==> inputs of run B <==
// axi_gpio_expanded
module axi_gpio_expanded
#(
    parameter C_ALL_INPUTS        = 0,             
    parameter C_ALL_OUTPUTS       = 0,             
    parameter C_GPIO_WIDTH        = 32,            
    parameter C_DOUT_DEFAULT      = 32'h00000000,  
    parameter C_TRI_DEFAULT       = 32'hFFFFFFFF,  
    parameter C_IS_DUAL           = 1,             
    parameter C_ALL_INPUTS_2      = 0,             
    parameter C_ALL_OUTPUTS_2     = 0,             
    parameter C_GPIO2_WIDTH       = 32,            
    parameter C_DOUT_DEFAULT_2    = 32'h00000000,  
    parameter C_TRI_DEFAULT_2     = 32'hFFFFFFFF,  
    parameter C_INTERRUPT_PRESENT = 1              
)
(
    input logic ACLK,     
    input logic ARESETn,  
    input  logic              [8:2] AWADDR,    
    input  logic              [2:0] AWPROT,    
    input  logic                    AWVALID,   
    output logic                    AWREADY,   
    input  logic             [31:0] WDATA,   
    input  logic              [3:0] WSTRB,   
  ...
Settings: LEC_CHECK=0, ABC_AREA=1, CAP_MARGIN=10, CELL_PAD_IN_SITES_DETAIL_PLACEMENT=0, CELL_PAD_IN_SITES_GLOBAL_PLACEMENT=0, CORE_ASPECT_RATIO=1.25, CORE_MARGIN=2, CORE_UTILIZATION=25, CTS_CLUSTER_DIAMETER=332, GPL_ROUTABILITY_DRIVEN=0, GPL_TIMING_DRIVEN=0, HOLD_SLACK_MARGIN=0.12, MAX_ROUTING_LAYER=met4, PLACE_DENSITY_LB_ADDON=0.21, SETUP_SLACK_MARGIN=0.54, SLEW_MARGIN=0, TNS_END_PERCENT=15; clock period 3.24 ns.
run.sh (not shown) runs the stock make flow with config.mk's settings and CLKGATE_MAP_FILE=.
==> inputs of run X, as changes to run B <==
Settings changed: ABC_AREA 1 to not set, CAP_MARGIN 10 to 20, CELL_PAD_IN_SITES_DETAIL_PLACEMENT 0 to not set, CELL_PAD_IN_SITES_GLOBAL_PLACEMENT 0 to not set, CORE_ASPECT_RATIO 1.25 to not set, CORE_UTILIZATION 25 to 63, CTS_CLUSTER_DIAMETER 332 to not set, GPL_ROUTABILITY_DRIVEN 0 to not set, GPL_TIMING_DRIVEN 0 to not set, HOLD_SLACK_MARGIN 0.12 to not set, MAX_ROUTING_LAYER met4 to not set, PLACE_DENSITY_LB_ADDON 0.21 to not set, SETUP_SLACK_MARGIN 0.54 to not set, SLEW_MARGIN 0 to 20, TNS_END_PERCENT 15 to not set.
==> flow/constraint.sdc (replaced) <==
create_clock -name core_clock -period 6.61 [get_ports {ACLK}]
set_input_delay 1.3220 -clock core_clock [delete_from_list [all_inputs] [get_ports {ACLK}]]
set_output_delay 1.3220 -clock core_clock [all_outputs]
set_load 0.01 [all_outputs]
==> inputs of run F, as changes to run B <==
Settings changed: ABC_AREA 1 to not set, CAP_MARGIN 10 to 20, CELL_PAD_IN_SITES_DETAIL_PLACEMENT 0 to not set, CELL_PAD_IN_SITES_GLOBAL_PLACEMENT 0 to not set, CORE_ASPECT_RATIO 1.25 to not set, CORE_UTILIZATION 25 to 40, CTS_CLUSTER_DIAMETER 332 to not set, GPL_ROUTABILITY_DRIVEN 0 to not set, GPL_TIMING_DRIVEN 0 to not set, HOLD_SLACK_MARGIN 0.12 to not set, MAX_ROUTING_LAYER met4 to not set, PLACE_DENSITY_LB_ADDON 0.21 to not set, SETUP_SLACK_MARGIN 0.54 to not set, SLEW_MARGIN 0 to 20, TNS_END_PERCENT 15 to not set.
==> flow/constraint.sdc (replaced) <==
create_clock -name core_clock -period 5.28 [get_ports {ACLK}]
set_input_delay 1.0560 -clock core_clock [delete_from_list [all_inputs] [get_ports {ACLK}]]
set_output_delay 1.0560 -clock core_clock [all_outputs]
set_load 0.01 [all_outputs]
==> flow_summary.json <==
{
  "status": "timing/DRC/antenna clean",
  "comb_area_mm2": 0.00433,
  "xor_area_share_pct": 5.45,
  "yosys.stat.seqShare_pct": 56.4,
  "ys_chip_area_mm2": 0.0106,
  "chipHeight_um": 167
}
[end of results for run F]
==> flow_summary.json <==
{
  "status": "timing/DRC/antenna clean",
  "comb_area_mm2": 0.00433,
  "dp_slack_ns": 2.73,
  "xor_area_share_pct": 5.45,
  "yosys.stat.seqShare_pct": 56.4,
  "ys.flop_type": "dfxtp_1",
  "ys_chip_area_mm2": 0.0106,
  "simple_gate_area_share_pct": 18.9,
  "synth-async-reset-ratio_pct": 0
}
[end of results for run X]
==> flow_summary.json <==
{
  "status": "timing/DRC/antenna clean",
  "area_growth_pct": 42.1,
  "adder_share_pct": 0,
  "yosys.stat.seqShare_pct": 52.7,
  "grt-busiest-layer": "met2",
  "hold_class": "flop to flop",
  "clock_sinks": 299,
  "ys_chip_area_mm2": 0.0114,
  "start_kind": "primary input",
  "chipHeight_um": 242
}
[end of results for run B]

==> run a <==
Starting RTL as in the previous note.
Design axi_gpio_expanded, start of the top module:
module axi_gpio_expanded
#(
    parameter C_ALL_INPUTS        = 0,             
    parameter C_ALL_OUTPUTS       = 0,             
    parameter C_GPIO_WIDTH        = 32,            
    parameter C_DOUT_DEFAULT      = 32'h00000000,  
    parameter C_TRI_DEFAULT       = 32'hFFFFFFFF,  
    parameter C_IS_DUAL           = 1,             
    parameter C_ALL_INPUTS_2      = 0,             
    parameter C_ALL_OUTPUTS_2     = 0,             
    parameter C_GPIO2_WIDTH       = 32,            
    parameter C_DOUT_DEFAULT_2    = 32'h00000000,  
    parameter C_TRI_DEFAULT_2     = 32'hFFFFFFFF,  
    parameter C_INTERRUPT_PRESENT = 1              
)
(
    input logic ACLK,     
    input logic ARESETn,  
    input  logic              [8:2] AWADDR,    
    input  logic              [2:0] AWPROT,    
    input  logic                    AWVALID,   
    output logic                    AWREADY,   
    input  logic             [31:0] WDATA,   
    input  logic              [3:0] WSTRB,   
    input  logic                    WVALID,  
    output logic                    WREADY,  
    output logic              [1:0] BRESP,   
    output logic                    BVALID,  
    input  logic                    BREADY,  
    input  logic              [8:2] ARADDR,    
    input  logic              [2:0] ARPROT,    
    input  logic                    ARVALID,   
    output logic                    ARREADY,   
    output logic             [31:0] RDATA,   
    output logic              [1:0] RRESP,   
    output logic                    RVALID,  
    input  logic                    RREADY,  
    output logic ip2intc_irpt,                    
    input  logic  [C_GPIO_WIDTH-1:0] gpio_io_i,   
    output logic  [C_GPIO_WIDTH-1:0] gpio_io_o,   
    output logic  [C_GPIO_WIDTH-1:0] gpio_io_t,   
    input  logic [C_GPIO2_WIDTH-1:0] gpio2_io_i,  
    output logic [C_GPIO2_WIDTH-1:0] gpio2_io_o,  
    output logic [C_GPIO2_WIDTH-1:0] gpio2_io_t   
);
make LEC_CHECK=0 ABC_AREA=0 CAP_MARGIN=20 CELL_PAD_IN_SITES_GLOBAL_PLACEMENT=2 CORE_MARGIN=2 CORE_UTILIZATION=30 CTS_CLUSTER_DIAMETER=68 PLACE_DENSITY_LB_ADDON=0.22 SETUP_SLACK_MARGIN=0.39 SLEW_MARGIN=20 finish   # period 3.05 ns
==> inputs of run b, as changes to run a <==
- ABC_AREA: 0 -> not set
- CELL_PAD_IN_SITES_GLOBAL_PLACEMENT: 2 -> not set
- CORE_UTILIZATION: 30 -> 68
- CTS_CLUSTER_DIAMETER: 68 -> not set
- CTS_CLUSTER_SIZE: not set -> 33
- HOLD_SLACK_MARGIN: not set -> 0.29
- PLACE_DENSITY_LB_ADDON: 0.22 -> not set
- SETUP_SLACK_MARGIN: 0.39 -> -0.13
==> flow/constraint.sdc (replaced) <==
create_clock -name core_clock -period 1.69 [get_ports {ACLK}]
set_input_delay 0.3380 -clock core_clock [delete_from_list [all_inputs] [get_ports {ACLK}]]
set_output_delay 0.3380 -clock core_clock [all_outputs]
set_load 0.01 [all_outputs]
==> inputs of run c, as changes to run a <==
- ABC_AREA: 0 -> not set
- CELL_PAD_IN_SITES_GLOBAL_PLACEMENT: 2 -> not set
- CORE_UTILIZATION: 30 -> 68
- CTS_CLUSTER_DIAMETER: 68 -> not set
- CTS_CLUSTER_SIZE: not set -> 20
- PLACE_DENSITY_LB_ADDON: 0.22 -> not set
- SETUP_SLACK_MARGIN: 0.39 -> not set
==> flow/constraint.sdc (replaced) <==
create_clock -name core_clock -period 1.99 [get_ports {ACLK}]
set_input_delay 0.3980 -clock core_clock [delete_from_list [all_inputs] [get_ports {ACLK}]]
set_output_delay 0.3980 -clock core_clock [all_outputs]
set_load 0.01 [all_outputs]
==> summary of the runs <==
Run c aborted during global routing (5_1_grt) on GRT-0116. Run b ended with an error in clock tree synthesis (4_1_cts). Run a passed the timing, design-rule and antenna checks. Die area: run a is larger than run c (about 120%). Synthesized area is the same in run b and run c. In synthesized cell count, run c and run b do not differ.
==> figures <==
quantity	run b	run c	run a
Status	did not finish	did not finish	complete, no violations
Last stage reached	clock tree synthesis (4_1_cts)	global routing (5_1_grt)	-
Number of CTS-inserted buffers	-	28	35
Site Rows	45	45	68
Num ports	297	297	297
Detailed-placement wirelength estimate	27200 um	25800 um	26600 um
Floorplan die area	16600 um2	16600 um2	36900 um2
Height of the die	129 um	129 um	192 um
Number of sinks driven by the clock tree	-	299	299
Cell chosen for the clock root	-	clkbuf_16	clkbuf_16
Initial standard-cell utilization of the core	0.698	0.698	0.306
Dpl cell area	14000 um2	13900 um2	13900 um2
Final weighted congestion in routability-driven placement	0.922	0.939	0.800
Resized cells post-CTS	-	18	0
Hold-fix buffers, CTS	-	0	0
Yosys warning total	1	1	1
Core region area	15200 um2	15200 um2	34700 um2
H-tree lvl count	-	1	2
Floorplan die width	129 um	129 um	192 um
Dpl cells	1551	1533	1767
Worst-case clock buffer depth	-	3	3
Worst setup slack after placement	-688 ps	-446 ps	269 ps
Post CTS Setup Buffer Count	-	0	0

==> v11 <==
Starting RTL as in the previous note.
Settings: LEC_CHECK=0, CAP_MARGIN=20, CORE_MARGIN=2, CORE_UTILIZATION=40, SETUP_SLACK_MARGIN=0.44, SLEW_MARGIN=20; clock period 3.04 ns.
==> v25: changes against v11 <==
Settings changed: ABC_AREA from default to 0, CELL_PAD_IN_SITES_DETAIL_PLACEMENT from default to 0, CELL_PAD_IN_SITES_GLOBAL_PLACEMENT from default to 0, CORE_ASPECT_RATIO from default to 1.01, CORE_UTILIZATION 40 to 70, CTS_CLUSTER_SIZE from default to 33, GPL_ROUTABILITY_DRIVEN from default to 1, GPL_TIMING_DRIVEN from default to 1, MAX_ROUTING_LAYER from default to met5, SETUP_SLACK_MARGIN 0.44 to default.
==> flow/constraint.sdc (replaced) <==
create_clock -name core_clock -period 1.73 [get_ports {ACLK}]
set_input_delay 0.3460 -clock core_clock [delete_from_list [all_inputs] [get_ports {ACLK}]]
set_output_delay 0.3460 -clock core_clock [all_outputs]
set_load 0.01 [all_outputs]
==> v27: changes against v11 <==
Settings changed: CORE_UTILIZATION 40 to 63, CTS_CLUSTER_SIZE from default to 33, HOLD_SLACK_MARGIN from default to 0.29, SETUP_SLACK_MARGIN 0.44 to -0.13.
==> flow/constraint.sdc (replaced) <==
create_clock -name core_clock -period 1.69 [get_ports {ACLK}]
set_input_delay 0.3380 -clock core_clock [delete_from_list [all_inputs] [get_ports {ACLK}]]
set_output_delay 0.3380 -clock core_clock [all_outputs]
set_load 0.01 [all_outputs]
==> v15: changes against v11 <==
Settings changed: CORE_UTILIZATION 40 to 59, SETUP_SLACK_MARGIN 0.44 to default.
==> flow/constraint.sdc (replaced) <==
create_clock -name core_clock -period 3.29 [get_ports {ACLK}]
set_input_delay 0.6580 -clock core_clock [delete_from_list [all_inputs] [get_ports {ACLK}]]
set_output_delay 0.6580 -clock core_clock [all_outputs]
set_load 0.01 [all_outputs]
==> reports/qor.txt <==
Result of the run: complete, no violations
OpenROAD warning count: 36
Iteration-0 DRC count of the detailed router: 696
Classification of the worst-slack hold path: reg -> reg
Fraction of area in multi-input gates: 29.7%
Total routed wire length on the met1 layer: 13.2 mm
Overall overflow remaining after global route: 0
Buffer and inverter count on the worst path: 2
Lkg Pwr: 0.00510 uW
Launch instance of the worst register-to-register path: gpio.s_axi_BVALID$_SDFF_PP0_
Source of the figures above: v15

==> reports/qor.txt <==
Result of the run: complete, no violations
Lkg Pwr: 0.00516 uW
Fraction of area in multi-input gates: 29.1%
OpenROAD warning count: 35
Buffer and inverter count on the worst path: 2
Overall overflow remaining after global route: 0
Iteration-0 DRC count of the detailed router: 614
Source of the figures above: v11

==> reports/qor.txt <==
Cell type with the largest total area: sky130_fd_sc_hd__dfxtp_1
Synth Instances: 1070
First logged error message: [ERROR DPL-0038] Utilization greater than 100%, impossible to legalize
Number of synthesized register bits: 299
Floorplan-stage core utilization: 71.1%
# IOs: 297
Halt Stage: clock tree synthesis
Result of the run: did not finish
Source of the figures above: v25

==> reports/qor.txt <==
Syn Std Cell Area: 0.0106 mm^2
Overall overflow remaining after global route: 899
First logged error message: [ERROR GRT-0232] Routing congestion too high. Check the congestion heatmap in the GUI.
Count of input and output buffers: 286
Floorplan-stage core utilization: 64.2%
Post-placement cell area: 0.0141 mm^2
Met2 track demand over resource in global routing: 115%
Halt Stage: global routing
Result of the run: did not finish
HPWL after DPL: 23.9 mm
Source of the figures above: v27

Power figures rest on the tool's default switching activity, not on a simulated workload.
